==> flow/design.v <==
`timescale 1ns / 1ps
module counter #(size = 8) (clk, rst, ld, ld_val, en, up, val);
    input                 clk, rst, ld, en, up;
    input      [size-1:0] ld_val;
    output reg [size-1:0] val;
    always @(posedge clk, posedge rst) begin
        if (rst) begin
            val <= 0;
        end else if (ld) begin
            val <= ld_val;
        end else if (en) begin
            val <= (up) ? val+1 : val-1;
        end
    end
endmodule
module barrelshift #(size = 8) (barrel_in, barrel, right, barrel_out);
    input      signed [size-1:0] barrel_in;
    input                  [3:0] barrel;
    input                        right;
    output reg signed [size-1:0] barrel_out;
    always @(barrel_in, barrel, right) begin
        barrel_out = barrel_in;
        if (barrel == 1) begin
            barrel_out = (right) ? barrel_in >>> 1 : barrel_in <<< 1;
        end else if (barrel == 2) begin
            barrel_out = (right) ? barrel_in >>> 2 : barrel_in <<< 2;
        end else if (barrel == 3) begin
            barrel_out = (right) ? barrel_in >>> 3 : barrel_in <<< 3;
        end else if (barrel == 4) begin
            barrel_out = (right) ? barrel_in >>> 4 : barrel_in <<< 4;
        end else if (barrel == 5) begin
            barrel_out = (right) ? barrel_in >>> 5 : barrel_in <<< 5;
        end else if (barrel == 6) begin
            barrel_out = (right) ? barrel_in >>> 6 : barrel_in <<< 6;
        end else if (barrel == 7) begin
            barrel_out = (right) ? barrel_in >>> 7 : barrel_in <<< 7;
        end else if (barrel == 8) begin
            barrel_out = (right) ? barrel_in >>> 8 : barrel_in <<< 8;
        end else if (barrel == 9) begin
            barrel_out = (right) ? barrel_in >>> 9 : barrel_in <<< 9;
        end else if (barrel == 10) begin
            barrel_out = (right) ? barrel_in >>> 10 : barrel_in <<< 10;
        end else if (barrel == 11) begin
            barrel_out = (right) ? barrel_in >>> 11 : barrel_in <<< 11;
        end else if (barrel == 12) begin
            barrel_out = (right) ? barrel_in >>> 12 : barrel_in <<< 12;
        end else if (barrel == 13) begin
            barrel_out = (right) ? barrel_in >>> 13 : barrel_in <<< 13;
        end else if (barrel == 14) begin
            barrel_out = (right) ? barrel_in >>> 14 : barrel_in <<< 14;
        end else if (barrel == 15) begin
            barrel_out = (right) ? barrel_in >>> 15 : barrel_in <<< 15;
        end
    end
endmodule
module register #(size = 8) (clk, rst, ld, ld_val, val);
    input clk, rst, ld;
    input      signed [size-1:0] ld_val;
    output reg signed [size-1:0] val;
    always @(posedge clk, posedge rst) begin
        if (rst) begin
            val <= 0;
        end else if (ld) begin
            val <= ld_val;
        end
    end
endmodule
module cordic (clk, rst, s, angle, done, sine, cosine);
    input                   clk, rst, s;
    input   signed  [31:0]  angle;
    output  reg             done;
    output  signed  [31:0]  sine, cosine;
    reg              [1:0]  y, yn;
    wire                    z;
    wire             [3:0]  cntr_val0;
    wire    signed  [31:0]  atan [0:15];
    reg                     reg_ld_angle, reg_ld_sine, reg_ld_cosine, cntr_ld0, cntr_en0;
    wire    signed  [31:0]  reg_ld_val_angle, reg_ld_val_sine, reg_ld_val_cosine;
    wire    signed  [31:0]  reg_val_angle, reg_val_sine, reg_val_cosine, bshft_val_cosine, bshft_val_sine;
    assign atan[0]  = 450_000_000;
    assign atan[1]  = 265_650_512;
    assign atan[2]  = 140_362_435;
    assign atan[3]  = 071_250_163;
    assign atan[4]  = 035_763_344;
    assign atan[5]  = 017_899_106;
    assign atan[6]  = 008_951_737;
    assign atan[7]  = 004_476_142;
    assign atan[8]  = 002_381_050;
    assign atan[9]  = 001_119_057;
    assign atan[10] = 000_559_529;
    assign atan[11] = 000_279_765;
    assign atan[12] = 000_139_882;
    assign atan[13] = 000_069_941;
    assign atan[14] = 000_034_971;
    assign atan[15] = 000_017_485;
    always @(posedge clk, posedge rst) begin
        if (rst) begin
            y <= 0;
        end else begin
            y <= yn;
        end
    end
    always @(y, s, z) begin
        case (y)
            0: begin
                if (~s) begin
                    yn <= 0;
                end else begin
                    yn <= 1;
                end
            end
            1: begin
                if (~z) begin
                    yn <= 1;
                end else begin
                    yn <= 2;
                end
            end
            2: begin
                if (s) begin
                    yn <= 2;
                end else begin
                    yn <= 0;
                end
            end
            default: yn <= 2'bxx;
        endcase
    end
    always @(y, s) begin
        reg_ld_angle = 0; reg_ld_sine = 0; reg_ld_cosine = 0; cntr_ld0 = 0; cntr_en0 = 0; done = 0;
        case (y)
            0: begin
                reg_ld_angle = 1; cntr_ld0 = 1;
                if (s) begin
                    reg_ld_sine = 1; reg_ld_cosine = 1;
                end
            end
            1: begin
                reg_ld_angle = 1; reg_ld_sine = 1; reg_ld_cosine = 1; cntr_en0 = 1;
            end
            2: begin
                done = 1;
            end
        endcase
    end
    assign reg_ld_val_angle = (y == 0) ? angle : (reg_val_angle >= 000_000_000) ? 
        reg_val_angle - atan[cntr_val0] : reg_val_angle + atan[cntr_val0];
    assign reg_ld_val_cosine = (y == 0) ? 006_073_000 : (reg_val_angle >= 000_000_000) ?
        reg_val_cosine - bshft_val_sine : reg_val_cosine + bshft_val_sine;
    assign reg_ld_val_sine = (y == 0) ? 000_000_000 : (reg_val_angle >= 000_000_000) ?
        reg_val_sine + bshft_val_cosine : reg_val_sine - bshft_val_cosine;
    assign z = (cntr_val0 == 15);
    counter   #(4) c0 (clk, rst, cntr_ld0, 0, cntr_en0, 1, cntr_val0);
    register #(32) r_angle (clk, rst, reg_ld_angle, reg_ld_val_angle, reg_val_angle);
    register #(32) r_cosine (clk, rst, reg_ld_cosine, reg_ld_val_cosine, reg_val_cosine);
    register #(32) r_sine (clk, rst, reg_ld_sine, reg_ld_val_sine, reg_val_sine);
    barrelshift #(32) b_cosine (reg_val_cosine, cntr_val0, 1, bshft_val_cosine);
    barrelshift #(32) b_sine (reg_val_sine, cntr_val0, 1, bshft_val_sine);
    assign sine = reg_val_sine;
    assign cosine = reg_val_cosine;
endmodule
==> flow/run.sh <==
#!/bin/bash
# the make line also repeats each setting of config.mk as NAME=value (left out here)
make -C /OpenROAD-flow-scripts/flow DESIGN_CONFIG=/design/flow/config.mk WORK_HOME=/design/flow/orfs CLKGATE_MAP_FILE= finish
==> flow/config.mk <==
export PLATFORM = sky130hd
export DESIGN_NAME = cordic
export DESIGN_NICKNAME = cordic
export VERILOG_FILES = /design/flow/design.v
export SDC_FILE = /design/flow/constraint.sdc
export NUM_CORES = 4
export LEC_CHECK = 0
export ABC_AREA = 0
export CAP_MARGIN = 20
export CELL_PAD_IN_SITES_GLOBAL_PLACEMENT = 0
export CORE_MARGIN = 2
export CORE_UTILIZATION = 70
export CTS_CLUSTER_SIZE = 21
export GPL_ROUTABILITY_DRIVEN = 1
export HOLD_SLACK_MARGIN = 0.11
export MAX_ROUTING_LAYER = met5
export PLACE_DENSITY_LB_ADDON = 0.24
export SETUP_SLACK_MARGIN = 0.5
export SLEW_MARGIN = 20
==> flow/constraint.sdc <==
create_clock -name core_clock -period 5.3 [get_ports {clk}]
set_input_delay 1.0600 -clock core_clock [delete_from_list [all_inputs] [get_ports {clk}]]
set_output_delay 1.0600 -clock core_clock [all_outputs]
set_load 0.01 [all_outputs]
==> flow_metrics.env, run 1 <==
# flow metrics
export IMPL_status="aborted with a tool error"
export IMPL_lastStage="global routing"
export IMPL_stop_error="[ERROR GRT-0116] Global routing finished with congestion. Check the congestion regions in the DRC Viewer."
export IMPL_ys_ff=103
export IMPL_rows=60
export IMPL_synthArstFlopShare=1.00
export IMPL_syn_nets=2869
export IMPL_yosysWarnings=8
export IMPL_gr_usage_all_layers=1.02
export IMPL_synth_most_common_cell="a21oi_1"
export IMPL_ctsHoldBuffers=0
export IMPL_ys_types=103
export IMPL_dp_cells=3477
export IMPL_cts_buffers_inserted=9
export IMPL_adder_share=0.0721
export IMPL_grt_overflow=2179
export IMPL_io_pins=100
export IMPL_core_util_floorplan=0.713
export IMPL_common_cells="297 x a21oi_1, 275 x o21ai_0, 254 x nand2_1, 151 x nor2_1, 122 x clkbuf_1"
export IMPL_cts_buffer_depth=2
export IMPL_htree_levels=3
export IMPL_simple_gate_area_frac=0.211
export IMPL_avgSynthCellArea_sq_um=7.05
export IMPL_compound_area_frac=0.405
export IMPL_synth_top_area_share=0.133
export IMPL_xor_share=0.0756
export IMPL_ys_cells=2725
export IMPL_synthFlopType="dfrtp_1"
export IMPL_hpwl_mm=78.0
export IMPL_chip_area_sq_mm=0.0288
export IMPL_yosys_area_top_type="dfrtp_1"
export IMPL_netlist_logic_family_top="AND-OR/OR-AND gates"
export IMPL_synth_area_top_cells="dfrtp_1 13%, a21oi_1 7.7%, o21ai_0 7.2%"
export IMPL_netlist_instances=2725
export IMPL_port_buffers=99
export IMPL_synth_area_sq_mm=0.0192
export IMPL_clockRootBuffer="clkbuf_16"
export IMPL_ys_seq_share=0.134
export IMPL_place_ws_ns=-0.597
export IMPL_ys_sh_mux=0.0194
export IMPL_die_size_y_um=170
export IMPL_postPlaceCellArea_sq_mm=0.0243
export IMPL_place_gp_congestion=1.36
export IMPL_die_width_um=170
export IMPL_cts_sinks=103
export IMPL_coreArea_sq_mm=0.0270
export IMPL_yosys_stat_area_sq_mm=0.0192
export IMPL_edf_count=0
-- per-layer routing --
layer | GRT overflow | track usage
met1 | 204 | 0.944
met3 | 196 | 0.873
met2 | 1296 | 1.21
met5 | 32 | 0.710
met4 | 451 | 1.10
-- through the flow --
stage	hold WS [ns]
after CTS	0.588
after floorplan	0.526
after detailed placement	0.547
after global placement	0.524
-- repair_timing --
item | in CTS
endpoints found under the setup margin | 71
pin swaps | 111
buffers inserted | 69
gates cloned | 3
resized | 197
==> run 2: changes to the inputs <==
ABC_AREA = default   (was 0)
CELL_PAD_IN_SITES_GLOBAL_PLACEMENT = 1   (was 0)
CORE_ASPECT_RATIO = 0.58   (was default)
CORE_MARGIN = 9   (was 2)
CORE_UTILIZATION = 20   (was 70)
CTS_CLUSTER_SIZE = 35   (was 21)
GPL_ROUTABILITY_DRIVEN = 0   (was 1)
HOLD_SLACK_MARGIN = 0.15   (was 0.11)
MAX_ROUTING_LAYER = default   (was met5)
PLACE_DENSITY_LB_ADDON = default   (was 0.24)
SETUP_SLACK_MARGIN = 0.7   (was 0.5)
SLEW_MARGIN = 10   (was 20)
clock period = 4.01 ns   (was 5.3 ns; I/O delays follow)
==> run 2 against run 1 <==
  * Die area increased to 3.8 times the previous value
  * The layout now fails its checks (setup timing)
  * Synthesized cell count unchanged
  * Area after synthesis unchanged
==> flow_metrics.env, run 2 <==
# source this file to load flow results
export IMPL_clock_skew_final_ns=0.0240
export IMPL_place_ws_ns=-2.02
export IMPL_cts_tree="done"
export IMPL_coreArea_sq_mm=0.0951
export IMPL_synthArstFlopShare=1.00
export IMPL_postLayoutCoreUtil=0.342
export IMPL_gr_usage_met3=0.159
export IMPL_cp_slowest_cell="dfrtp_2"
export IMPL_holdCritStartpoint="y[1]$_DFF_PP0_"
export IMPL_drc=0
export IMPL_cts_sinks=103
export IMPL_avgSynthCellArea_sq_um=7.05
export IMPL_crit_path_end="r_cosine.val[31]$_DFFE_PP0P_"
export IMPL_grt_max_degree=70
export IMPL_ys_types=103
export IMPL_crit_buf_inv=6
export IMPL_fmax_mhz=174
export IMPL_path_depth=30
export IMPL_nets=3845
export IMPL_clockRootBuffer="clkbuf_16"
export IMPL_port_buffers=99
export IMPL_yosys_area_top_type="dfrtp_1"
export IMPL_rows=86
export IMPL_finalSetupViolCount=84
export IMPL_gr_usage_met2=0.275
export IMPL_core_util_floorplan=0.202
export IMPL_netlist_instances=2725
export IMPL_dr_first_iter_drc_count=4315
export IMPL_cp_arrival_ns=6.09
export IMPL_r2r_end="r_cosine.val[31]$_DFFE_PP0P_"
export IMPL_cts_reportedPaths_clkPinSlew_ns=0.09
export IMPL_area_growth_pct=69.5
export IMPL_die_width_um=425
export IMPL_critPathTopFamily="AND-OR/OR-AND gates"
export IMPL_grt_pass1_vias=26300
export IMPL_die_size_y_um=254
export IMPL_io_pins=100
export IMPL_via_per_inst=5.58
export IMPL_cpMostUsedCell="buf_4"
export IMPL_reg2reg_slack_ns=-1.74
export IMPL_path_class="flip-flop to flip-flop"
export IMPL_cp_data_required_time_ns=4.35
export IMPL_ctsHoldBuffers=0
export IMPL_maxSlewHeadroom=0.268
export IMPL_r2r_start="c0.val[0]$_DFFE_PP0P_"
export IMPL_cts_buffers_inserted=9
export IMPL_yosysWarnings=8
export IMPL_synth_area_top_cells="dfrtp_1 13%, a21oi_1 7.7%, o21ai_0 7.2%"
export IMPL_whs_path_depth=2
export IMPL_compound_area_frac=0.405
export IMPL_synthFlopType="dfrtp_1"
export IMPL_wire_per_inst_um=26.4
export IMPL_finalClockPeriodUsage=1.43
export IMPL_dp_cells=4858
export IMPL_crit_path_max_fanout=8
export IMPL_ys_seq_share=0.134
export IMPL_edf_count=0
export IMPL_status="complete, but fails checks"
export IMPL_first_pass_iters=14
export IMPL_reg2reg_depth=30
export IMPL_crit_path_end_kind="flip-flop"
export IMPL_grt_use_met1=0.319
export IMPL_routed_wl_mm=132
export IMPL_hold_worst_slack_ns=0.572
export IMPL_hpwl_mm=102
export IMPL_synth_most_common_cell="a21oi_1"
export IMPL_xor_share=0.0756
export IMPL_drtAntennaViolNets=0
export IMPL_warning_count=38
export IMPL_fin_ws_ns=-1.74
export IMPL_cts_buffer_depth=2
export IMPL_so_violations="setup timing"
export IMPL_min_delay_worst_endpoint="y[0]$_DFF_PP1_"
export IMPL_n_fill_cell=10100
export IMPL_final_cell_count_no_fill=4985
export IMPL_htree_levels=3
export IMPL_rsz0062_at_grt="yes"
export IMPL_ys_cells=2725
export IMPL_ys_sh_mux=0.0194
export IMPL_antenna_found_initial=2
export IMPL_critPathMaxStageDelay_ns=0.45
export IMPL_syn_nets=2869
export IMPL_hold_class="flip-flop to flip-flop"
export IMPL_hold_viol_final=0
export IMPL_fin_tns_setup_ns=-93.58
export IMPL_cp_startpoint="c0.val[0]$_DFFE_PP0P_"
export IMPL_grt_overflow=0
export IMPL_ys_ff=103
export IMPL_busiest_layer="met1"
export IMPL_vias=27800
export IMPL_adder_share=0.0721
export IMPL_insertion_delay_ns=0.47
export IMPL_synth_area_sq_mm=0.0192
export IMPL_min_period_ns=5.75
export IMPL_drv_cap=0
export IMPL_worst_pin_slew_ns=1.10
export IMPL_common_cells="297 x a21oi_1, 275 x o21ai_0, 254 x nand2_1, 151 x nor2_1, 122 x clkbuf_1"
export IMPL_gr_usage_all_layers=0.231
export IMPL_start_kind="flip-flop"
export IMPL_chip_area_sq_mm=0.108
export IMPL_simple_gate_area_frac=0.211
export IMPL_yosys_stat_area_sq_mm=0.0192
export IMPL_slew_violations=0
export IMPL_grt_pass1_wl_mm=186
export IMPL_netlist_logic_family_top="AND-OR/OR-AND gates"
export IMPL_synth_top_area_share=0.133
==> run 2: routing by layer <==
layer  routed length [um]  vias to the layer above  share of wire
li1                     -                    12200              -
met4                 3940                       10          0.030
met2                45300                     1974           0.34
met5                  810                        -         0.0061
met1                58100                    13300           0.44
met3                23600                      341           0.18
==> run 2: final cells by class <==
cell class	count	area, sq um	share of cell area
Clock inverter	6	76.3	0.00234
Multi-Input combinational cell	2290	17500	0.536
Sequential cell	103	2590	0.0796
Inverter	63	264	0.00810
Clock buffer	10	239	0.00734
Tap cell	1276	1600	0.0490
Antenna cell	3	7.51	0.000230
Timing Repair Buffer	1234	10300	0.318
==> run 2: what timing repair did <==
item | CTS | global route
setup endpoints to repair | 94 | 93
endpoints found under the hold margin | 0 | 0
setup buffers | 63 | 41
gates cloned | 2 | 2
resized | 266 | 197
pin swaps | 141 | 158
==> run 2: metrics by stage <==
step / area [sq um]
final: 32600
after global routing: 32600
after CTS: 31200
after detailed placement: 29200
after global placement: 29200
after floorplan: 20100
==> run 3: changes to the inputs <==
CELL_PAD_IN_SITES_GLOBAL_PLACEMENT = default   (was 1)
CORE_ASPECT_RATIO = default   (was 0.58)
CORE_MARGIN = 2   (was 9)
CORE_UTILIZATION = 40   (was 20)
CTS_CLUSTER_SIZE = default   (was 35)
GPL_ROUTABILITY_DRIVEN = default   (was 0)
HOLD_SLACK_MARGIN = default   (was 0.15)
SETUP_SLACK_MARGIN = 0.3   (was 0.7)
SLEW_MARGIN = 20   (was 10)
clock period = 4.02 ns   (was 4.01 ns; I/O delays follow)
==> run 3 against run 2 <==
  * The layout still fails its checks (setup timing)
  * Die area is 54% lower
  * Synthesized cell count stayed put
  * Final area is 1.2% lower
  * Register-to-register slack worse by 0.19 ns
  * Critical path depth is 2 lower
  * Core utilization is 33 points higher
  * Via count is 6.5% higher
  * Critical path type unchanged
  * Largest cell class unchanged
==> flow_metrics.env, run 3 <==
# source this file to load flow results
export IMPL_status="complete, but fails checks"
export IMPL_so_violations="setup timing"
export IMPL_path_class="flip-flop to flip-flop"
export IMPL_ys_types=103
export IMPL_yosys_area_top_type="dfrtp_1"
export IMPL_fin_area_sq_mm=0.0322
export IMPL_critPathTopFamily="AND-OR/OR-AND gates"
export IMPL_n_fill_cell=3832
export IMPL_warning_count=38
export IMPL_die_width_um=223
export IMPL_cts_buffers_inserted=9
export IMPL_xor_share=0.0756
export IMPL_dr_first_iter_drc_count=4975
export IMPL_cp_slowest_cell="dfrtp_4"
export IMPL_synth_top_area_share=0.133
export IMPL_chip_area_sq_mm=0.0498
export IMPL_cp_arrival_ns=6.23
export IMPL_slew_violations=0
export IMPL_drv_cap=0
export IMPL_vias=29600
export IMPL_r2r_end="r_sine.val[31]$_DFFE_PP0P_"
export IMPL_start_kind="flip-flop"
export IMPL_rsz0062_at_grt="yes"
export IMPL_grt_pass1_wl_mm=190
export IMPL_ys_ff=103
export IMPL_ys_seq_share=0.134
export IMPL_die_size_y_um=223
export IMPL_syn_nets=2869
export IMPL_common_cells="297 x a21oi_1, 275 x o21ai_0, 254 x nand2_1, 151 x nor2_1, 122 x clkbuf_1"
export IMPL_cts_sinks=103
export IMPL_insertion_delay_ns=0.42
export IMPL_cts_reportedPaths_clkPinSlew_ns=0.09
export IMPL_drc=0
export IMPL_antenna_found_initial=4
export IMPL_cp_data_required_time_ns=4.30
export IMPL_wire_per_inst_um=31.1
export IMPL_synthArstFlopShare=1.00
export IMPL_worst_pin_slew_ns=0.895
export IMPL_crit_path_end_kind="flip-flop"
export IMPL_nets=3850
export IMPL_synth_area_sq_mm=0.0192
export IMPL_netlist_instances=2725
export IMPL_fin_ws_ns=-1.93
export IMPL_grt_max_degree=44
export IMPL_postPlaceCellArea_sq_mm=0.0283
export IMPL_routed_wl_mm=135
export IMPL_ys_sh_mux=0.0194
export IMPL_core_util_floorplan=0.404
export IMPL_crit_path_end="r_sine.val[31]$_DFFE_PP0P_"
export IMPL_critPathMaxStageDelay_ns=0.58
export IMPL_yosys_stat_area_sq_mm=0.0192
export IMPL_compound_area_frac=0.405
export IMPL_dp_cells=4171
export IMPL_whs_path_depth=2
export IMPL_clock_skew_final_ns=0.0123
export IMPL_grt_pass1_vias=28500
export IMPL_avgSynthCellArea_sq_um=7.05
export IMPL_final_cell_count_no_fill=4329
export IMPL_min_period_ns=5.95
export IMPL_ys_cells=2725
export IMPL_flop_area_sq_mm=0.00259
export IMPL_holdCritStartpoint="y[1]$_DFF_PP0_"
export IMPL_cp_startpoint="c0.val[2]$_DFFE_PP0P_"
export IMPL_grt_overflow=0
export IMPL_adder_share=0.0721
export IMPL_first_pass_iters=9
export IMPL_crit_buf_inv=6
export IMPL_area_growth_pct=67.4
export IMPL_ctsHoldBuffers=0
export IMPL_edf_count=0
export IMPL_cts_buffer_depth=2
export IMPL_htree_levels=3
export IMPL_drtAntennaViolNets=0
export IMPL_reg2reg_slack_ns=-1.93
export IMPL_min_delay_worst_endpoint="y[0]$_DFF_PP1_"
export IMPL_path_depth=28
export IMPL_via_per_inst=6.85
export IMPL_reg2reg_depth=28
export IMPL_crit_path_max_fanout=10
export IMPL_yosysWarnings=8
export IMPL_rows=80
export IMPL_hold_worst_slack_ns=0.555
export IMPL_r2r_start="c0.val[2]$_DFFE_PP0P_"
export IMPL_hpwl_mm=97.0
export IMPL_clockRootBuffer="clkbuf_16"
export IMPL_fmax_mhz=168
export IMPL_io_pins=100
export IMPL_cts_tree="done"
export IMPL_netlist_logic_family_top="AND-OR/OR-AND gates"
export IMPL_coreArea_sq_mm=0.0475
export IMPL_hold_class="flip-flop to flip-flop"
export IMPL_cpMostUsedCell="buf_4"
export IMPL_port_buffers=99
export IMPL_hold_viol_final=0
export IMPL_simple_gate_area_frac=0.211
export IMPL_synth_most_common_cell="a21oi_1"
export IMPL_gr_usage_all_layers=0.513
export IMPL_maxSlewHeadroom=0.403
export IMPL_finalSetupViolCount=83
export IMPL_synth_area_top_cells="dfrtp_1 13%, a21oi_1 7.7%, o21ai_0 7.2%"
export IMPL_place_gp_congestion=1.11
export IMPL_synthFlopType="dfrtp_1"
export IMPL_final_comb_area_sq_mm=0.0176
export IMPL_finalClockPeriodUsage=1.48
-- run 3: cell type report --
type,instances,share of cell area
clock inverters,6,0.00233
flip-flops and latches,103,0.0805
multi-input cells,2290,0.547
well taps,615,0.0239
clock buffers,10,0.00743
inverters,63,0.00766
diodes,3,0.000233
repair buffers,1239,0.331
-- run 3: stage by stage --
stage	worst slack (ns)	utilization	setup TNS [ns]
floorplan	-1.11	-	-31.59
global route	-1.98	0.677	-106.74
CTS	-1.60	0.652	-81.87
finish	-1.93	0.677	-98.95
global placement	-2.00	0.595	-99.65
detailed placement	-2.07	0.595	-107.25
-- run 3: metal layers --
layer | track usage | wire, um | vias up
met2 | 0.747 | 54700 | 2636
met4 | 0.286 | 9790 | 6
met5 | 0 | 36 | -
li1 | - | - | 12200
met1 | 0.663 | 50900 | 14100
met3 | 0.171 | 19400 | 724
-- run 3: repair_timing --
item	in CTS	in global routing
gates resized	315	163
pin swaps	200	131
gates cloned	7	1
setup buffers	90	41
endpoints found under the setup margin	91	90
endpoints found under the hold margin	0	0
==> run 4: changes to the inputs <==
CELL_PAD_IN_SITES_GLOBAL_PLACEMENT = 1   (was default)
CORE_ASPECT_RATIO = 0.58   (was default)
CORE_MARGIN = 9   (was 2)
CORE_UTILIZATION = 33   (was 40)
HOLD_SLACK_MARGIN = 0.15   (was default)
clock period = 4.01 ns   (was 4.02 ns; I/O delays follow)
==> run 4 against run 3 <==
  * The layout still fails its checks (setup timing)
  * Final area increased by 0.43%
  * Synthesized cell count unchanged
  * Setup slack improved by 0.21 ns
  * Register-to-register slack improved by 0.21 ns
  * Worst hold slack improved by 0.011 ns
  * Via count decreased by 3.5%
  * Core utilization decreased by 11 points
  * Die area increased by 36%
  * Critical path type unchanged
==> flow_metrics.env, run 4 <==
# source this file to load flow results
export IMPL_synthFlopType="dfrtp_1"
export IMPL_hpwl_mm=105
export IMPL_rows=66
export IMPL_cp_slowest_cell="o41a_1"
export IMPL_wire_per_inst_um=30.9
export IMPL_reg2reg_slack_ns=-1.72
export IMPL_fmax_mhz=174
export IMPL_slew_violations=0
export IMPL_avgSynthCellArea_sq_um=7.05
export IMPL_edf_count=0
export IMPL_simple_gate_area_frac=0.211
export IMPL_core_util_floorplan=0.338
export IMPL_worst_pin_slew_ns=1.04
export IMPL_port_buffers=99
export IMPL_yosys_stat_area_sq_mm=0.0192
export IMPL_r2r_end="r_cosine.val[31]$_DFFE_PP0P_"
export IMPL_maxSlewHeadroom=0.309
export IMPL_ys_types=103
export IMPL_die_width_um=335
export IMPL_grt_overflow=0
export IMPL_path_class="flip-flop to flip-flop"
export IMPL_whs_path_depth=2
export IMPL_antenna_found_initial=3
export IMPL_syn_nets=2869
export IMPL_cp_data_required_time_ns=4.37
export IMPL_dr_wl_met3_mm=21.3
export IMPL_area_growth_pct=68.1
export IMPL_drc=0
export IMPL_hold_class="flip-flop to flip-flop"
export IMPL_r2r_start="c0.val[0]$_DFFE_PP0P_"
export IMPL_dr_first_iter_drc_count=4297
export IMPL_final_cell_count_no_fill=4465
export IMPL_cts_sinks=103
export IMPL_fin_tns_setup_ns=-92.08
export IMPL_so_violations="setup timing"
export IMPL_top_layer="met5"
export IMPL_die_size_y_um=202
export IMPL_nets=3855
export IMPL_synth_area_top_cells="dfrtp_1 13%, a21oi_1 7.7%, o21ai_0 7.2%"
export IMPL_insertion_delay_ns=0.45
export IMPL_fin_ws_ns=-1.72
export IMPL_status="complete, but fails checks"
export IMPL_common_cells="297 x a21oi_1, 275 x o21ai_0, 254 x nand2_1, 151 x nor2_1, 122 x clkbuf_1"
export IMPL_compound_area_frac=0.405
export IMPL_io_pins=100
export IMPL_warning_count=38
export IMPL_finalSetupViolCount=84
export IMPL_wl_met1_mm=60.7
export IMPL_postLayoutCoreUtil=0.569
export IMPL_yosysWarnings=8
export IMPL_holdCritStartpoint="y[1]$_DFF_PP0_"
export IMPL_routed_wl_mm=138
export IMPL_yosys_area_top_type="dfrtp_1"
export IMPL_synth_area_sq_mm=0.0192
export IMPL_ys_sh_mux=0.0194
export IMPL_grt_max_degree=50
export IMPL_cts_reportedPaths_clkPinSlew_ns=0.09
export IMPL_critPathMaxStageDelay_ns=0.49
export IMPL_cp_startpoint="c0.val[0]$_DFFE_PP0P_"
export IMPL_adder_share=0.0721
export IMPL_synth_most_common_cell="a21oi_1"
export IMPL_ys_ff=103
export IMPL_path_depth=30
export IMPL_crit_buf_inv=7
export IMPL_reg2reg_depth=30
export IMPL_drtAntennaViolNets=0
export IMPL_n_fill_cell=5342
export IMPL_critPathTopFamily="AND-OR/OR-AND gates"
export IMPL_hold_viol_final=0
export IMPL_min_period_ns=5.73
export IMPL_cts_tree="done"
export IMPL_coreArea_sq_mm=0.0568
export IMPL_clockRootBuffer="clkbuf_16"
export IMPL_xor_share=0.0756
export IMPL_min_delay_worst_endpoint="y[1]$_DFF_PP0_"
export IMPL_chip_area_sq_mm=0.0676
export IMPL_first_pass_iters=8
export IMPL_grt_pass1_vias=27500
export IMPL_vias=28600
export IMPL_netlist_instances=2725
export IMPL_synthArstFlopShare=1.00
export IMPL_place_gp_congestion=1.08
export IMPL_rsz0062_at_grt="yes"
export IMPL_routed_wl_met2_mm=51.7
export IMPL_cts_buffers_inserted=9
export IMPL_ys_seq_share=0.134
export IMPL_gr_usage_all_layers=0.388
export IMPL_crit_path_max_fanout=7
export IMPL_crit_path_end="r_cosine.val[31]$_DFFE_PP0P_"
export IMPL_ctsHoldBuffers=0
export IMPL_cp_arrival_ns=6.09
export IMPL_grt_pass1_wl_mm=196
export IMPL_netlist_logic_family_top="AND-OR/OR-AND gates"
export IMPL_final_comb_area_sq_mm=0.0176
export IMPL_htree_levels=3
export IMPL_finalClockPeriodUsage=1.43
export IMPL_ys_cells=2725
export IMPL_dp_cells=4317
export IMPL_crit_path_end_kind="flip-flop"
export IMPL_flop_area_sq_mm=0.00259
export IMPL_cts_buffer_depth=2
export IMPL_via_per_inst=6.41
export IMPL_clock_skew_final_ns=0.0244
export IMPL_synth_top_area_share=0.133
export IMPL_drv_cap=0
export IMPL_start_kind="flip-flop"
run 4: area by class of cell:
type / instances / share of cell area
diodes: 1 / 0.0000774
clock buffers: 9 / 0.00697
clock inverters: 7 / 0.00275
inverters: 63 / 0.00786
multi-input cells: 2290 / 0.546
flip-flops and latches: 103 / 0.0802
well taps: 748 / 0.0290
repair buffers: 1244 / 0.328
run 4: per-layer routing:
metal,up-vias,global-route usage
met4,4,0.106
met1,14000,0.551
met2,2041,0.507
li1,12200,-
met3,343,0.182
met5,-,0
run 4: metrics by stage:
| step | worst slack, ns | cell area (sq um) | hold WS [ns] |
|---|---|---|---|
| after floorplan | -1.12 | 20100 | 0.522 |
| after global placement | -2.01 | 28500 | 0.536 |
| after detailed placement | -2.01 | 28500 | 0.536 |
| after CTS | -1.58 | 31500 | 0.555 |
| after global routing | -1.89 | 32300 | 0.588 |
| final | -1.72 | 32300 | 0.566 |
run 4: timing repair:
item	CTS	global route
hold endpoints to repair	0	0
buffers inserted	99	27
resized	395	127
cloned	4	1
pin swaps	211	88
setup endpoints to repair	91	90
==> run 5: changes to the inputs <==
ABC_AREA = 1   (was default)
CELL_PAD_IN_SITES_GLOBAL_PLACEMENT = 0   (was 1)
CORE_ASPECT_RATIO = default   (was 0.58)
CORE_MARGIN = 2   (was 9)
CORE_UTILIZATION = 70   (was 33)
CTS_CLUSTER_SIZE = 76   (was default)
GPL_ROUTABILITY_DRIVEN = 1   (was default)
HOLD_SLACK_MARGIN = 0.11   (was 0.15)
MAX_ROUTING_LAYER = met5   (was default)
PLACE_DENSITY_LB_ADDON = 0.24   (was default)
SETUP_SLACK_MARGIN = 0.5   (was 0.3)
clock period = 4.2 ns   (was 4.01 ns; I/O delays follow)
==> run 5 against run 4 <==
  * The run now fails in clock tree synthesis
  * Die area decreased by 57%
  * Area after synthesis increased by 2.0%
  * Synthesized cell count increased by 28%
==> flow_metrics.env, run 5 <==
# flow metrics
export IMPL_status="aborted with a tool error"
export IMPL_lastStage="clock tree synthesis"
export IMPL_stop_error="[ERROR DPL-0038] Utilization greater than 100%, impossible to legalize"
export IMPL_coreArea_sq_mm=0.0277
export IMPL_die_width_um=171
export IMPL_place_gp_congestion=1.28
export IMPL_port_buffers=99
export IMPL_die_size_y_um=171
export IMPL_adder_share=0.0707
export IMPL_ys_ff=103
export IMPL_chip_area_sq_mm=0.0294
export IMPL_netlist_instances=3482
export IMPL_core_util_floorplan=0.708
export IMPL_synthArstFlopShare=1.00
export IMPL_ys_cells=3482
export IMPL_hpwl_mm=89.3
export IMPL_synth_area_sq_mm=0.0196
export IMPL_avgSynthCellArea_sq_um=5.63
export IMPL_yosys_stat_area_sq_mm=0.0196
export IMPL_synth_most_common_cell="nand2_1"
export IMPL_ys_types=62
export IMPL_simple_gate_area_frac=0.347
export IMPL_edf_count=0
export IMPL_compound_area_frac=0.273
export IMPL_synthFlopType="dfrtp_1"
export IMPL_place_ws_ns=-1.33
export IMPL_xor_share=0.0456
export IMPL_yosys_area_top_type="nand2_1"
export IMPL_ys_seq_share=0.132
export IMPL_netlist_logic_family_top="simple AND/OR/NAND/NOR gates"
export IMPL_rows=61
export IMPL_io_pins=100
export IMPL_common_cells="989 x nand2_1, 382 x inv_1, 338 x a21oi_1, 286 x nor2_1, 283 x o21ai_0"
export IMPL_yosysWarnings=8
export IMPL_syn_nets=3626
export IMPL_synth_area_top_cells="nand2_1 19%, dfrtp_1 13%, a21oi_1 8.6%"
export IMPL_synth_top_area_share=0.189
export IMPL_ys_sh_mux=0
## run 5: per-stage QoR
stage          TNS [ns]  area [sq um]  std cells
3_3_place_gp     -25.22         26900       4554
3_5_place_dp     -61.11         26900       4554
2_1_floorplan    -0.559         20000       3482
==> run 6: changes to the inputs <==
CELL_PAD_IN_SITES_GLOBAL_PLACEMENT = default   (was 0)
CORE_UTILIZATION = 44   (was 70)
CTS_CLUSTER_DIAMETER = 92   (was default)
CTS_CLUSTER_SIZE = default   (was 76)
HOLD_SLACK_MARGIN = default   (was 0.11)
MIN_ROUTING_LAYER = met1   (was default)
PLACE_DENSITY = 0.95   (was default)
PLACE_DENSITY_LB_ADDON = default   (was 0.24)
SETUP_SLACK_MARGIN = 0.33   (was 0.5)
clock period = 6.5 ns   (was 4.2 ns; I/O delays follow)
==> run 6 against run 5 <==
  * Now clean on timing, DRC and antenna
  * Synthesized cell count unchanged
  * Area after synthesis unchanged
  * Die area increased by 58%
==> flow_metrics.env, run 6 <==
# source this file to load flow results
export IMPL_status="finished clean"
export IMPL_ys_seq_share=0.132
export IMPL_common_cells="989 x nand2_1, 382 x inv_1, 338 x a21oi_1, 286 x nor2_1, 283 x o21ai_0"
export IMPL_grt_overflow=0
export IMPL_ys_types=62
export IMPL_cpMostUsedCell="nand2_1"
export IMPL_worst_pin_slew_ns=1.06
export IMPL_grt_use_met1=0.482
export IMPL_port_buffers=99
export IMPL_dr_first_iter_drc_count=4138
export IMPL_clock_skew_final_ns=0.0181
export IMPL_area_growth_pct=9.98
export IMPL_xor_share=0.0456
export IMPL_num_antenna_cells=0
export IMPL_gr_usage_all_layers=0.373
export IMPL_synth_area_sq_mm=0.0196
export IMPL_vias=25600
export IMPL_cts_sinks=103
export IMPL_ys_ff=103
export IMPL_warning_count=36
export IMPL_whs_path_depth=2
export IMPL_netlist_instances=3482
export IMPL_first_pass_iters=9
export IMPL_hold_class="flip-flop to flip-flop"
export IMPL_cp_startpoint="c0.val[2]$_DFFE_PP0P_"
export IMPL_netlist_logic_family_top="simple AND/OR/NAND/NOR gates"
export IMPL_path_depth=26
export IMPL_drv_cap=0
export IMPL_gr_usage_met3=0.111
export IMPL_r2r_start="c0.val[2]$_DFFE_PP0P_"
export IMPL_yosys_stat_area_sq_mm=0.0196
export IMPL_place_gp_congestion=1.09
export IMPL_yosys_area_top_type="nand2_1"
export IMPL_adder_share=0.0707
export IMPL_synth_top_area_share=0.189
export IMPL_compound_area_frac=0.273
export IMPL_min_period_ns=5.91
export IMPL_path_class="flip-flop to flip-flop"
export IMPL_slew_violations=0
export IMPL_gr_usage_met2=0.549
export IMPL_edf_count=0
export IMPL_grt_max_degree=61
export IMPL_via_per_inst=6.28
export IMPL_maxSlewHeadroom=0.289
export IMPL_synth_area_top_cells="nand2_1 19%, dfrtp_1 13%, a21oi_1 8.6%"
export IMPL_insertion_delay_ns=0.43
export IMPL_synthArstFlopShare=1.00
export IMPL_min_delay_worst_endpoint="r_angle.val[17]$_DFFE_PP0P_"
export IMPL_synthFlopType="dfrtp_1"
export IMPL_core_util_floorplan=0.444
export IMPL_critPathMaxStageDelay_ns=0.58
export IMPL_avgSynthCellArea_sq_um=5.63
export IMPL_die_size_y_um=215
export IMPL_start_kind="flip-flop"
export IMPL_hpwl_mm=65.0
export IMPL_cts_buffers_inserted=9
export IMPL_hold_viol_final=0
export IMPL_holdCritStartpoint="r_angle.val[17]$_DFFE_PP0P_"
export IMPL_fin_area_sq_mm=0.0216
export IMPL_fin_tns_setup_ns=0
export IMPL_rows=77
export IMPL_nets=3625
export IMPL_busiest_layer="met2"
export IMPL_htree_levels=3
export IMPL_postPlaceCellArea_sq_mm=0.0211
export IMPL_ys_cells=3482
export IMPL_cp_data_required_time_ns=6.81
export IMPL_crit_buf_inv=7
export IMPL_ctsHoldBuffers=0
export IMPL_grt_pass1_wl_mm=135
export IMPL_routed_wl_mm=90.0
export IMPL_rsz0062_at_grt="yes"
export IMPL_cp_slowest_cell="dfrtp_2"
export IMPL_postLayoutCoreUtil=0.489
export IMPL_finalSetupViolCount=0
export IMPL_drtAntennaViolNets=0
export IMPL_chip_area_sq_mm=0.0463
export IMPL_antenna_found_initial=0
export IMPL_syn_nets=3626
export IMPL_cp_arrival_ns=6.22
export IMPL_crit_path_end_kind="flip-flop"
export IMPL_synth_most_common_cell="nand2_1"
export IMPL_crit_path_end="r_angle.val[29]$_DFFE_PP0P_"
export IMPL_critPathTopFamily="simple AND/OR/NAND/NOR gates"
export IMPL_ys_sh_mux=0
export IMPL_grt_pass1_vias=23100
export IMPL_wire_per_inst_um=22.1
export IMPL_die_width_um=215
export IMPL_coreArea_sq_mm=0.0441
export IMPL_cts_reportedPaths_clkPinSlew_ns=0.09
export IMPL_finalClockPeriodUsage=0.909
export IMPL_crit_path_max_fanout=25
export IMPL_simple_gate_area_frac=0.347
export IMPL_io_pins=100
export IMPL_r2r_end="r_angle.val[29]$_DFFE_PP0P_"
export IMPL_drc=0
export IMPL_cts_buffer_depth=2
export IMPL_reg2reg_slack_ns=0.59
export IMPL_clockRootBuffer="clkbuf_16"
export IMPL_reg2reg_depth=26
export IMPL_fmax_mhz=169
export IMPL_cts_tree="done"
export IMPL_yosysWarnings=8
## run 6: metrics by stage
step | std cells | hold WS, ns | worst slack [ns]
2_1_floorplan | 3482 | 0.472 | 1.55
3_3_place_gp | 4051 | 0.490 | 0.564
3_5_place_dp | 4051 | 0.502 | 0.435
4_1_cts | 4067 | 0.529 | 0.368
5_1_grt | 4078 | 0.546 | 0.250
6_report | 4078 | 0.530 | 0.593
## run 6: cell type report
| class | instances | area (sq um) |
|---|---|---|
| clock buffer | 9 | 225 |
| tap | 592 | 741 |
| inverter | 429 | 1640 |
| clock inverter | 7 | 83.8 |
| timing repair buffer | 193 | 1720 |
| fill | 4607 | 22600 |
| sequential | 103 | 2580 |
| multi-input combinational | 2745 | 14600 |
## run 6: layer usage
metal,share of wire,vias up
met4,0.067,4
met2,0.41,2156
li1,-,11500
met1,0.37,11400
met5,0.00069,-
met3,0.15,457
## run 6: repair_timing
| action | CTS | global route |
|---|---|---|
| setup buffers | 0 | 9 |
| setup endpoints to repair | 0 | 35 |
| gates resized | 0 | 38 |
==> run 7: changes to the inputs <==
CORE_UTILIZATION = 72   (was 44)
CTS_CLUSTER_DIAMETER = 350   (was 92)
CTS_CLUSTER_SIZE = 100   (was default)
GPL_ROUTABILITY_DRIVEN = default   (was 1)
MAX_ROUTING_LAYER = default   (was met5)
MIN_ROUTING_LAYER = default   (was met1)
PLACE_DENSITY = 0.43   (was 0.95)
SETUP_SLACK_MARGIN = 0.3   (was 0.33)
TNS_END_PERCENT = 10   (was default)
clock period = 3.47 ns   (was 6.5 ns; I/O delays follow)
==> run 7 against run 6 <==
  * The flow now stops in detailed placement
  * Synthesized cell count unchanged
  * Die area is 38% lower
  * Area after synthesis is the same
==> flow_metrics.env, run 7 <==
# flow metrics
export IMPL_status="aborted with a tool error"
export IMPL_lastStage="detailed placement"
export IMPL_stop_error="[ERROR DPL-0038] Utilization greater than 100%, impossible to legalize"
export IMPL_rows=60
export IMPL_yosys_stat_area_sq_mm=0.0196
export IMPL_adder_share=0.0707
export IMPL_place_gp_congestion=1.30
export IMPL_netlist_instances=3482
export IMPL_avgSynthCellArea_sq_um=5.63
export IMPL_synth_area_sq_mm=0.0196
export IMPL_io_pins=100
export IMPL_ys_seq_share=0.132
export IMPL_common_cells="989 x nand2_1, 382 x inv_1, 338 x a21oi_1, 286 x nor2_1, 283 x o21ai_0"
export IMPL_yosys_area_top_type="nand2_1"
export IMPL_ys_ff=103
export IMPL_edf_count=0
export IMPL_ys_types=62
export IMPL_die_size_y_um=169
export IMPL_ys_cells=3482
export IMPL_die_width_um=169
export IMPL_synth_area_top_cells="nand2_1 19%, dfrtp_1 13%, a21oi_1 8.6%"
export IMPL_core_util_floorplan=0.729
export IMPL_simple_gate_area_frac=0.347
export IMPL_ys_sh_mux=0
export IMPL_synthFlopType="dfrtp_1"
export IMPL_compound_area_frac=0.273
export IMPL_port_buffers=99
export IMPL_chip_area_sq_mm=0.0286
export IMPL_coreArea_sq_mm=0.0269
export IMPL_yosysWarnings=8
export IMPL_synth_top_area_share=0.189
export IMPL_synth_most_common_cell="nand2_1"
export IMPL_syn_nets=3626
export IMPL_xor_share=0.0456
export IMPL_netlist_logic_family_top="simple AND/OR/NAND/NOR gates"
export IMPL_synthArstFlopShare=1.00
## run 7: metrics by stage
step	worst slack, ns	TNS, ns	area [sq um]
after global placement	-1.51	-74.02	27000
after floorplan	-0.836	-36.37	19800
==> run 8: changes to the inputs <==
ABC_AREA = default   (was 1)
CORE_UTILIZATION = 50   (was 72)
CTS_CLUSTER_DIAMETER = default   (was 350)
CTS_CLUSTER_SIZE = default   (was 100)
PLACE_DENSITY = default   (was 0.43)
SETUP_SLACK_MARGIN = 1.36   (was 0.3)
TNS_END_PERCENT = 5   (was 10)
clock period = 7.5 ns   (was 3.47 ns; I/O delays follow)
==> run 8 against run 7 <==
  * Now clean on timing, DRC and antenna
  * Synthesized cell count decreased by 22%
  * Area after synthesis fell by 1.9%
  * Die area rose by 40%
==> flow_metrics.env, run 8 <==
# source this file to load flow results
export IMPL_ys_types=103
export IMPL_crit_buf_inv=4
export IMPL_r2r_start="c0.val[1]$_DFFE_PP0P_"
export IMPL_cts_reportedPaths_clkPinSlew_ns=0.08
export IMPL_common_cells="297 x a21oi_1, 275 x o21ai_0, 254 x nand2_1, 151 x nor2_1, 122 x clkbuf_1"
export IMPL_edf_count=0
export IMPL_routed_wl_met2_mm=40.7
export IMPL_port_buffers=99
export IMPL_ctsHoldBuffers=0
export IMPL_fin_area_sq_mm=0.0227
export IMPL_synth_most_common_cell="a21oi_1"
export IMPL_finalSetupViolCount=0
export IMPL_hold_class="flip-flop to flip-flop"
export IMPL_ys_cells=2725
export IMPL_warning_count=37
export IMPL_whs_path_depth=2
export IMPL_cp_arrival_ns=6.43
export IMPL_cts_tree="done"
export IMPL_cp_data_required_time_ns=7.81
export IMPL_gr_usage_all_layers=0.528
export IMPL_crit_path_max_fanout=18
export IMPL_synthArstFlopShare=1.00
export IMPL_syn_nets=2869
export IMPL_r2r_end="r_sine.val[28]$_DFFE_PP0P_"
export IMPL_slew_violations=0
export IMPL_synth_top_area_share=0.133
export IMPL_n_fill_cell=3529
export IMPL_min_delay_worst_endpoint="y[0]$_DFF_PP1_"
export IMPL_drc=0
export IMPL_synth_area_top_cells="dfrtp_1 13%, a21oi_1 7.7%, o21ai_0 7.2%"
export IMPL_reg2reg_slack_ns=1.38
export IMPL_reg2reg_depth=26
export IMPL_status="finished clean"
export IMPL_dr_wl_met3_mm=19.0
export IMPL_fmax_mhz=163
export IMPL_avgSynthCellArea_sq_um=7.05
export IMPL_cts_buffer_depth=2
export IMPL_cp_slowest_cell="dfrtp_2"
export IMPL_io_pins=100
export IMPL_min_period_ns=6.12
export IMPL_core_util_floorplan=0.509
export IMPL_insertion_delay_ns=0.44
export IMPL_vias=25400
export IMPL_yosysWarnings=8
export IMPL_grt_pass1_wl_mm=155
export IMPL_cpMostUsedCell="a21oi_1"
export IMPL_crit_path_end_kind="flip-flop"
export IMPL_ys_seq_share=0.134
export IMPL_simple_gate_area_frac=0.211
export IMPL_routed_wl_mm=109
export IMPL_path_depth=26
export IMPL_clockRootBuffer="clkbuf_16"
export IMPL_clock_skew_final_ns=0.0204
export IMPL_wire_per_inst_um=33.0
export IMPL_hpwl_mm=71.6
export IMPL_adder_share=0.0721
export IMPL_top_layer="met5"
export IMPL_place_gp_congestion=1.10
export IMPL_area_growth_pct=18.2
export IMPL_ys_sh_mux=0.0194
export IMPL_htree_levels=3
export IMPL_compound_area_frac=0.405
export IMPL_cp_startpoint="c0.val[1]$_DFFE_PP0P_"
export IMPL_nets=2912
export IMPL_crit_path_end="r_sine.val[28]$_DFFE_PP0P_"
export IMPL_finalClockPeriodUsage=0.816
export IMPL_netlist_instances=2725
export IMPL_fin_tns_setup_ns=0
export IMPL_wl_met1_mm=39.3
export IMPL_synth_area_sq_mm=0.0192
export IMPL_die_size_y_um=200
export IMPL_postPlaceCellArea_sq_mm=0.0206
export IMPL_grt_max_degree=74
export IMPL_xor_share=0.0756
export IMPL_synthFlopType="dfrtp_1"
export IMPL_drtAntennaViolNets=0
export IMPL_netlist_logic_family_top="AND-OR/OR-AND gates"
export IMPL_rsz0062_at_grt="yes"
export IMPL_yosys_area_top_type="dfrtp_1"
export IMPL_coreArea_sq_mm=0.0378
export IMPL_start_kind="flip-flop"
export IMPL_worst_pin_slew_ns=1.15
export IMPL_cts_sinks=103
export IMPL_grt_overflow=0
export IMPL_via_per_inst=7.71
export IMPL_maxSlewHeadroom=0.231
export IMPL_first_pass_iters=12
export IMPL_rows=71
export IMPL_die_width_um=200
export IMPL_drv_cap=0
export IMPL_holdCritStartpoint="y[1]$_DFF_PP0_"
export IMPL_cts_buffers_inserted=9
export IMPL_grt_pass1_vias=23500
export IMPL_chip_area_sq_mm=0.0400
export IMPL_hold_viol_final=0
export IMPL_dr_first_iter_drc_count=5023
export IMPL_antenna_found_initial=6
export IMPL_yosys_stat_area_sq_mm=0.0192
export IMPL_path_class="flip-flop to flip-flop"
export IMPL_critPathTopFamily="AND-OR/OR-AND gates"
export IMPL_critPathMaxStageDelay_ns=0.46
export IMPL_ys_ff=103
## run 8: layer usage
layer  vias to the layer above  track usage
li1                      10300            -
met4                         8        0.335
met5                         -      0.00617
met1                     11800        0.644
met2                      2389        0.704
met3                       827        0.297
## run 8: per-stage QoR
| step | setup slack (ns) | std cells | hold WS (ns) | utilization |
|---|---|---|---|---|
| after global routing | 1.24 | 3286 | 0.581 | 0.601 |
| after floorplan | 1.77 | 2725 | 0.526 | - |
| after CTS | 1.33 | 3242 | 0.533 | 0.570 |
| after global placement | 0.755 | 3193 | 0.520 | 0.545 |
| after detailed placement | 0.732 | 3193 | 0.519 | 0.545 |
| final | 1.38 | 3290 | 0.527 | 0.602 |
## run 8: cell type report
cell class / count / area [sq um] / area share
diodes: 6 / 15.0 / 0.000661
clock buffers: 10 / 239 / 0.0105
clock inverters: 6 / 60.1 / 0.00264
inverters: 63 / 254 / 0.0112
multi-input cells: 2290 / 16000 / 0.705
flip-flops and latches: 103 / 2590 / 0.114
well taps: 511 / 639 / 0.0281
repair buffers: 301 / 2910 / 0.128
## run 8: timing repair
item | in CTS | in global routing
buffers inserted | 33 | 41
pin swaps | 11 | 60
endpoints found under the hold margin | 0 | 0
gates resized | 64 | 194
cloned | 0 | 1
setup endpoints to repair | 31 | 31
==> run 9: changes to the inputs <==
ABC_AREA = 1   (was default)
CORE_UTILIZATION = 72   (was 50)
CTS_CLUSTER_DIAMETER = 350   (was default)
CTS_CLUSTER_SIZE = 100   (was default)
PLACE_DENSITY = 0.82   (was default)
SETUP_SLACK_MARGIN = 0.3   (was 1.36)
TNS_END_PERCENT = 10   (was 5)
clock period = 3.39 ns   (was 7.5 ns; I/O delays follow)
==> run 9 against run 8 <==
  * The flow now stops in detailed placement
  * Area after synthesis increased by 2.0%
  * Synthesized cell count is 28% higher
  * Die area fell by 29%
==> flow_metrics.env, run 9 <==
# flow metrics
export IMPL_status="aborted with a tool error"
export IMPL_lastStage="detailed placement"
export IMPL_stop_error="[ERROR DPL-0038] Utilization greater than 100%, impossible to legalize"
export IMPL_ys_seq_share=0.132
export IMPL_ys_ff=103
export IMPL_xor_share=0.0456
export IMPL_chip_area_sq_mm=0.0286
export IMPL_yosys_stat_area_sq_mm=0.0196
export IMPL_yosysWarnings=8
export IMPL_die_width_um=169
export IMPL_synth_area_top_cells="nand2_1 19%, dfrtp_1 13%, a21oi_1 8.6%"
export IMPL_synth_most_common_cell="nand2_1"
export IMPL_ys_sh_mux=0
export IMPL_synth_area_sq_mm=0.0196
export IMPL_netlist_instances=3482
export IMPL_simple_gate_area_frac=0.347
export IMPL_netlist_logic_family_top="simple AND/OR/NAND/NOR gates"
export IMPL_ys_cells=3482
export IMPL_rows=60
export IMPL_common_cells="989 x nand2_1, 382 x inv_1, 338 x a21oi_1, 286 x nor2_1, 283 x o21ai_0"
export IMPL_syn_nets=3626
export IMPL_yosys_area_top_type="nand2_1"
export IMPL_synthFlopType="dfrtp_1"
export IMPL_avgSynthCellArea_sq_um=5.63
export IMPL_core_util_floorplan=0.729
export IMPL_compound_area_frac=0.273
export IMPL_io_pins=100
export IMPL_place_gp_congestion=1.29
export IMPL_die_size_y_um=169
export IMPL_adder_share=0.0707
export IMPL_synth_top_area_share=0.189
export IMPL_edf_count=0
export IMPL_port_buffers=99
export IMPL_coreArea_sq_mm=0.0269
export IMPL_ys_types=62
export IMPL_synthArstFlopShare=1.00
## run 9: per-stage QoR
step | area (sq um) | setup TNS, ns
floorplan | 19800 | -42.27
global placement | 27400 | -86.02
==> run 10: changes to the inputs <==
CELL_PAD_IN_SITES_GLOBAL_PLACEMENT = 0   (was default)
CORE_UTILIZATION = 41   (was 72)
CTS_CLUSTER_DIAMETER = 218   (was 350)
CTS_CLUSTER_SIZE = 88   (was 100)
GPL_ROUTABILITY_DRIVEN = 1   (was default)
MAX_ROUTING_LAYER = met5   (was default)
PLACE_DENSITY = default   (was 0.82)
PLACE_DENSITY_LB_ADDON = 0.24   (was default)
SETUP_SLACK_MARGIN = -0.53   (was 0.3)
TNS_END_PERCENT = 30   (was 10)
clock period = 5.3 ns   (was 3.39 ns; I/O delays follow)
==> run 10 against run 9 <==
  * Die area grew 74%
  * Synthesized cell count is the same
  * Area after synthesis did not move
  * The layout now fails its checks (setup timing)
==> flow_metrics.env, run 10 <==
# source this file to load flow results
export IMPL_cp_arrival_ns=5.69
export IMPL_antenna_found_initial=1
export IMPL_synth_top_area_share=0.189
export IMPL_fmax_mhz=186
export IMPL_place_gp_congestion=1.09
export IMPL_status="complete, but fails checks"
export IMPL_holdCritStartpoint="r_angle.val[0]$_DFFE_PP0P_"
export IMPL_crit_path_end="r_sine.val[31]$_DFFE_PP0P_"
export IMPL_grt_pass1_wl_mm=142
export IMPL_clock_skew_final_ns=0.0157
export IMPL_maxSlewHeadroom=0.249
export IMPL_synth_area_sq_mm=0.0196
export IMPL_die_size_y_um=223
export IMPL_netlist_instances=3482
export IMPL_critPathTopFamily="simple AND/OR/NAND/NOR gates"
export IMPL_simple_gate_area_frac=0.347
export IMPL_ys_ff=103
export IMPL_compound_area_frac=0.273
export IMPL_min_period_ns=5.39
export IMPL_cts_sinks=103
export IMPL_critPathMaxStageDelay_ns=0.39
export IMPL_synth_area_top_cells="nand2_1 19%, dfrtp_1 13%, a21oi_1 8.6%"
export IMPL_via_per_inst=5.88
export IMPL_common_cells="989 x nand2_1, 382 x inv_1, 338 x a21oi_1, 286 x nor2_1, 283 x o21ai_0"
export IMPL_port_buffers=99
export IMPL_worst_pin_slew_ns=1.12
export IMPL_die_width_um=223
export IMPL_n_fill_cell=5110
export IMPL_finalClockPeriodUsage=1.02
export IMPL_synth_most_common_cell="nand2_1"
export IMPL_hold_worst_slack_ns=0.522
export IMPL_coreArea_sq_mm=0.0474
export IMPL_vias=25800
export IMPL_chip_area_sq_mm=0.0496
export IMPL_warning_count=35
export IMPL_yosysWarnings=8
export IMPL_hpwl_mm=71.6
export IMPL_ctsHoldBuffers=0
export IMPL_path_depth=36
export IMPL_reg2reg_depth=36
export IMPL_grt_max_degree=75
export IMPL_netlist_logic_family_top="simple AND/OR/NAND/NOR gates"
export IMPL_path_class="flip-flop to flip-flop"
export IMPL_cts_buffer_depth=2
export IMPL_first_pass_iters=8
export IMPL_so_violations="setup timing"
export IMPL_crit_buf_inv=5
export IMPL_grt_pass1_vias=23200
export IMPL_insertion_delay_ns=0.42
export IMPL_drc=0
export IMPL_crit_path_end_kind="flip-flop"
export IMPL_cp_slowest_cell="dfrtp_1"
export IMPL_ys_types=62
export IMPL_min_delay_worst_endpoint="r_angle.val[0]$_DFFE_PP0P_"
export IMPL_edf_count=0
export IMPL_cts_buffers_inserted=9
export IMPL_drtAntennaViolNets=0
export IMPL_yosys_area_top_type="nand2_1"
export IMPL_fin_ws_ns=-0.0858
export IMPL_hold_class="flip-flop to flip-flop"
export IMPL_routed_wl_mm=94.1
export IMPL_xor_share=0.0456
export IMPL_cp_data_required_time_ns=5.61
export IMPL_wire_per_inst_um=21.4
export IMPL_cp_startpoint="c0.val[0]$_DFFE_PP0P_"
export IMPL_finalSetupViolCount=13
export IMPL_nets=3916
export IMPL_dr_first_iter_drc_count=3628
export IMPL_area_growth_pct=22.5
export IMPL_r2r_end="r_sine.val[31]$_DFFE_PP0P_"
export IMPL_place_ws_ns=-0.0990
export IMPL_synthFlopType="dfrtp_1"
export IMPL_synthArstFlopShare=1.00
export IMPL_adder_share=0.0707
export IMPL_cts_tree="done"
export IMPL_gr_usage_all_layers=0.371
export IMPL_rows=80
export IMPL_grt_overflow=0
export IMPL_hold_viol_final=0
export IMPL_whs_path_depth=2
export IMPL_ys_seq_share=0.132
export IMPL_crit_path_max_fanout=15
export IMPL_cpMostUsedCell="nand2_1"
export IMPL_io_pins=100
export IMPL_cts_reportedPaths_clkPinSlew_ns=0.08
export IMPL_syn_nets=3626
export IMPL_start_kind="flip-flop"
export IMPL_avgSynthCellArea_sq_um=5.63
export IMPL_drv_cap=0
export IMPL_clockRootBuffer="clkbuf_16"
export IMPL_ys_sh_mux=0
export IMPL_ys_cells=3482
export IMPL_htree_levels=3
export IMPL_reg2reg_slack_ns=-0.09
export IMPL_core_util_floorplan=0.413
export IMPL_r2r_start="c0.val[0]$_DFFE_PP0P_"
export IMPL_yosys_stat_area_sq_mm=0.0196
export IMPL_slew_violations=0
run 10: cell type report:
cell class / instances / area, sq um / area share
clock inverter: 7 / 80.1 / 0.00333
antenna: 1 / 2.50 / 0.000104
sequential: 103 / 2580 / 0.107
timing repair buffer: 485 / 4180 / 0.174
tap: 615 / 769 / 0.0320
multi-input combinational: 2744 / 14500 / 0.606
inverter: 429 / 1630 / 0.0680
clock buffer: 9 / 225 / 0.00938
run 10: metrics by stage:
step | instances | util | area [sq um] | TNS [ns]
after floorplan | 3482 | - | 19600 | 0
after global placement | 4373 | 0.498 | 23600 | -0.196
after detailed placement | 4373 | 0.498 | 23600 | -0.459
after CTS | 4389 | 0.504 | 23900 | -0.709
after global routing | 4392 | 0.506 | 24000 | -14.32
final | 4393 | 0.506 | 24000 | -0.651
run 10: timing repair:
action	in CTS	in global routing
setup buffers	0	3
setup endpoints to repair	0	17
gates resized	0	23
run 10: metal layers:
layer	track usage	vias up	wire length, um
met5	0	-	11
met4	0.193	2	5410
met3	0.105	313	12200
met2	0.527	1755	38000
met1	0.506	11600	38500
li1	-	12100	-
==> run 11: changes to the inputs <==
CELL_PAD_IN_SITES_GLOBAL_PLACEMENT = default   (was 0)
CORE_ASPECT_RATIO = 0.5   (was default)
CORE_UTILIZATION = 72   (was 41)
CTS_CLUSTER_DIAMETER = 350   (was 218)
CTS_CLUSTER_SIZE = 100   (was 88)
GPL_ROUTABILITY_DRIVEN = default   (was 1)
MAX_ROUTING_LAYER = default   (was met5)
PLACE_DENSITY = 0.43   (was default)
PLACE_DENSITY_LB_ADDON = default   (was 0.24)
SETUP_SLACK_MARGIN = 1.2   (was -0.53)
TNS_END_PERCENT = 5   (was 30)
clock period = 4.32 ns   (was 5.3 ns; I/O delays follow)
==> run 11 against run 10 <==
  * The run now fails in detailed placement
  * Synthesized cell count unchanged
  * Area after synthesis unchanged
  * Die area decreased by 42%
==> flow_metrics.env, run 11 <==
# flow metrics
export IMPL_yosys_stat_area_sq_mm=0.0196
export IMPL_yosysWarnings=8
export IMPL_ys_ff=103
export IMPL_synth_area_sq_mm=0.0196
export IMPL_die_size_y_um=121
export IMPL_chip_area_sq_mm=0.0286
export IMPL_edf_count=0
export IMPL_lastStage="detailed placement"
export IMPL_avgSynthCellArea_sq_um=5.63
export IMPL_stop_error="[ERROR DPL-0038] Utilization greater than 100%, impossible to legalize"
export IMPL_ys_sh_mux=0
export IMPL_synth_top_area_share=0.189
export IMPL_synth_area_top_cells="nand2_1 19%, dfrtp_1 13%, a21oi_1 8.6%"
export IMPL_status="aborted with a tool error"
export IMPL_port_buffers=99
export IMPL_die_width_um=237
export IMPL_compound_area_frac=0.273
export IMPL_simple_gate_area_frac=0.347
export IMPL_core_util_floorplan=0.737
export IMPL_netlist_logic_family_top="simple AND/OR/NAND/NOR gates"
export IMPL_ys_seq_share=0.132
export IMPL_synthArstFlopShare=1.00
export IMPL_place_gp_congestion=1.27
export IMPL_ys_types=62
export IMPL_netlist_instances=3482
export IMPL_ys_cells=3482
export IMPL_io_pins=100
export IMPL_common_cells="989 x nand2_1, 382 x inv_1, 338 x a21oi_1, 286 x nor2_1, 283 x o21ai_0"
export IMPL_synth_most_common_cell="nand2_1"
export IMPL_synthFlopType="dfrtp_1"
export IMPL_syn_nets=3626
export IMPL_adder_share=0.0707
export IMPL_yosys_area_top_type="nand2_1"
export IMPL_rows=42
export IMPL_xor_share=0.0456
export IMPL_coreArea_sq_mm=0.0266
run 11: per-stage QoR:
step / area (sq um) / setup WS (ns) / hold slack [ns] / TNS, ns
after global placement: 26800 / -0.632 / 0.485 / -20.42
after floorplan: 19800 / -0.00454 / 0.472 / -0.00454
